==> try-tundra: inputs <==
## Buzzer
module Buzzer #(parameter isSim = 1,parameter isAHB = 0) (input wire clk,rst_n,
              output wire[31:0] BDMAC_RDATA,
              output wire       BDMAC_READYOUT,
              output wire[1:0]  BDMAC_RESP,
              input wire        BDMAC_SEL,
			  input wire        BDMAC_READY,
              input wire[31:0]  BDMAC_ADDR,
              input wire[1:0]   BDMAC_TRANS,
              input wire        BDMAC_WRITE,
              input wire[31:0]  BDMAC_WDATA,
              output wire[31:0] SBDMA_HADDR,
              output wire[1:0]  SBDMA_HTRANS,
              output wire       SBDMA_HWRITE,
              input wire[31:0]  SBDMA_HRDATA,
              input wire        SBDMA_HREADY,
              output wire[31:0] BBDMA_HADDR,
              output wire[1:0]  BBDMA_HTRANS,
              output wire       BBDMA_HWRITE,
              input wire[31:0]  BBDMA_HRDATA,
              input wire        BBDMA_HREADY,
              output wire PWM);
==> flow/config.mk <==
export PLATFORM = sky130hd
export DESIGN_NAME = Buzzer
export DESIGN_NICKNAME = Buzzer
export VERILOG_FILES = /design/flow/design.v
export SDC_FILE = /design/flow/constraint.sdc
export NUM_CORES = 4
export LEC_CHECK = 0
export ABC_AREA = 0
export CAP_MARGIN = 10
export CELL_PAD_IN_SITES_DETAIL_PLACEMENT = 1
export CELL_PAD_IN_SITES_GLOBAL_PLACEMENT = 3
export CORE_ASPECT_RATIO = 0.55
export CORE_MARGIN = 7
export CORE_UTILIZATION = 46
export CTS_CLUSTER_DIAMETER = 292
export CTS_CLUSTER_SIZE = 31
export GPL_TIMING_DRIVEN = 0
export MAX_ROUTING_LAYER = met5
export PLACE_DENSITY_LB_ADDON = 0.0
export SETUP_SLACK_MARGIN = 1.02
export SLEW_MARGIN = 5
==> flow/constraint.sdc <==
create_clock -name core_clock -period 7.62 [get_ports {clk}]
set_input_delay 1.5240 -clock core_clock [delete_from_list [all_inputs] [get_ports {clk}]]
set_output_delay 1.5240 -clock core_clock [all_outputs]
set_load 0.01 [all_outputs]
run.sh (not shown) runs the stock make flow with config.mk's settings and CLKGATE_MAP_FILE=.
==> try-pepper (differences from try-tundra) <==
ABC_AREA = default   (was 0)
CAP_MARGIN = 20   (was 10)
CELL_PAD_IN_SITES_GLOBAL_PLACEMENT = default   (was 3)
CORE_ASPECT_RATIO = 1.2   (was 0.55)
CORE_MARGIN = 2   (was 7)
CORE_UTILIZATION = 61   (was 46)
CTS_CLUSTER_DIAMETER = 239   (was 292)
CTS_CLUSTER_SIZE = 45   (was 31)
GPL_ROUTABILITY_DRIVEN = 1   (was default)
MAX_ROUTING_LAYER = default   (was met5)
MIN_ROUTING_LAYER = met2   (was default)
PLACE_DENSITY = 0.82   (was default)
PLACE_DENSITY_LB_ADDON = default   (was 0.0)
SETUP_SLACK_MARGIN = default   (was 1.02)
==> flow/constraint.sdc (replaced) <==
create_clock -name core_clock -period 5.18 [get_ports {clk}]
set_input_delay 1.0360 -clock core_clock [delete_from_list [all_inputs] [get_ports {clk}]]
set_output_delay 1.0360 -clock core_clock [all_outputs]
set_load 0.01 [all_outputs]
==> try-cedar (differences from try-tundra) <==
ABC_AREA = 1   (was 0)
CAP_MARGIN = 20   (was 10)
CELL_PAD_IN_SITES_GLOBAL_PLACEMENT = 0   (was 3)
CORE_ASPECT_RATIO = default   (was 0.55)
CTS_CLUSTER_DIAMETER = default   (was 292)
CTS_CLUSTER_SIZE = 90   (was 31)
GPL_TIMING_DRIVEN = 1   (was 0)
HOLD_SLACK_MARGIN = 0.05   (was default)
MAX_ROUTING_LAYER = met4   (was met5)
SLEW_MARGIN = 15   (was 5)
==> flow/constraint.sdc (replaced) <==
create_clock -name core_clock -period 7.6 [get_ports {clk}]
set_input_delay 1.5200 -clock core_clock [delete_from_list [all_inputs] [get_ports {clk}]]
set_output_delay 1.5200 -clock core_clock [all_outputs]
set_load 0.01 [all_outputs]
==> try-quartz (differences from try-tundra) <==
ABC_AREA = default   (was 0)
CAP_MARGIN = 20   (was 10)
CELL_PAD_IN_SITES_DETAIL_PLACEMENT = default   (was 1)
CELL_PAD_IN_SITES_GLOBAL_PLACEMENT = default   (was 3)
CORE_ASPECT_RATIO = default   (was 0.55)
CORE_MARGIN = 2   (was 7)
CORE_UTILIZATION = 40   (was 46)
CTS_CLUSTER_DIAMETER = default   (was 292)
CTS_CLUSTER_SIZE = default   (was 31)
GPL_TIMING_DRIVEN = default   (was 0)
MAX_ROUTING_LAYER = default   (was met5)
PLACE_DENSITY_LB_ADDON = default   (was 0.0)
SETUP_SLACK_MARGIN = default   (was 1.02)
SLEW_MARGIN = 20   (was 5)
==> flow/constraint.sdc (replaced) <==
create_clock -name core_clock -period 4.76 [get_ports {clk}]
set_input_delay 0.9520 -clock core_clock [delete_from_list [all_inputs] [get_ports {clk}]]
set_output_delay 0.9520 -clock core_clock [all_outputs]
set_load 0.01 [all_outputs]
==> comparison table <==
| metric | try-cedar | try-tundra | try-pepper | try-quartz |
|---|---|---|---|---|
| Status | finished clean | aborted with a tool error | aborted with a tool error | finished clean |
| Failing step | - | 3_3_place_gp | 5_1_grt | - |
| Cell with the largest stage delay on the worst path | clkdlybuf4s50_1 | - | - | dfrtp_1 |
| Non-clock buffering overhead in the final layout | 8.55% | - | - | 9.23% |
| Per-cell routed wire length | 19.1 µm | - | - | 18.6 µm |
| Number of DRC markers in iteration 0 | 1448 | - | - | 1531 |
| Most common cell type on the critical path | inv_1 | - | - | buf_4 |
| Reg-to-reg critical path endpoint | BeatCnt_Sound.cnt[18] | - | - | TunePWM_Sound.PWM |
| Least setup slack across all paths after layout | 2.71 ns | - | - | 0.785 ns |
| Final tally of setup violations | 0 | - | - | 0 |
| Number of library cell types mapped by synthesis | 56 | 92 | 92 | 92 |
| Length in cells of the worst reg-to-reg path | 12 | - | - | 11 |
| Layout overhead on the synthesized area | 18.8% | - | - | 18.8% |
| Clock network fraction of design power | 44.6% | - | - | 41.2% |
| Vias post-DR | 21000 | - | - | 17600 |
| Post-place setup slack | 3.14 ns | - | 0.398 ns | 0.929 ns |
| Slowest cell delay on critical path | 0.64 ns | - | - | 0.88 ns |
| Max-cap violations | 0 | - | - | 0 |
| Post-synthesis share of cell area spent on xor and xnor gates | 6.07% | 10.2% | 10.2% | 10.2% |
| Logic gate fraction of the total cell area | 41.6% | - | - | 45.5% |
| Cell count after placement | 3779 | - | 2980 | 3071 |
| Number of DRC violations after detailed routing | 0 | - | - | 0 |
| Inserted Clock Buffers | 43 | - | 12 | 43 |
No activity file was given, so power comes from the tool's default toggle rates.
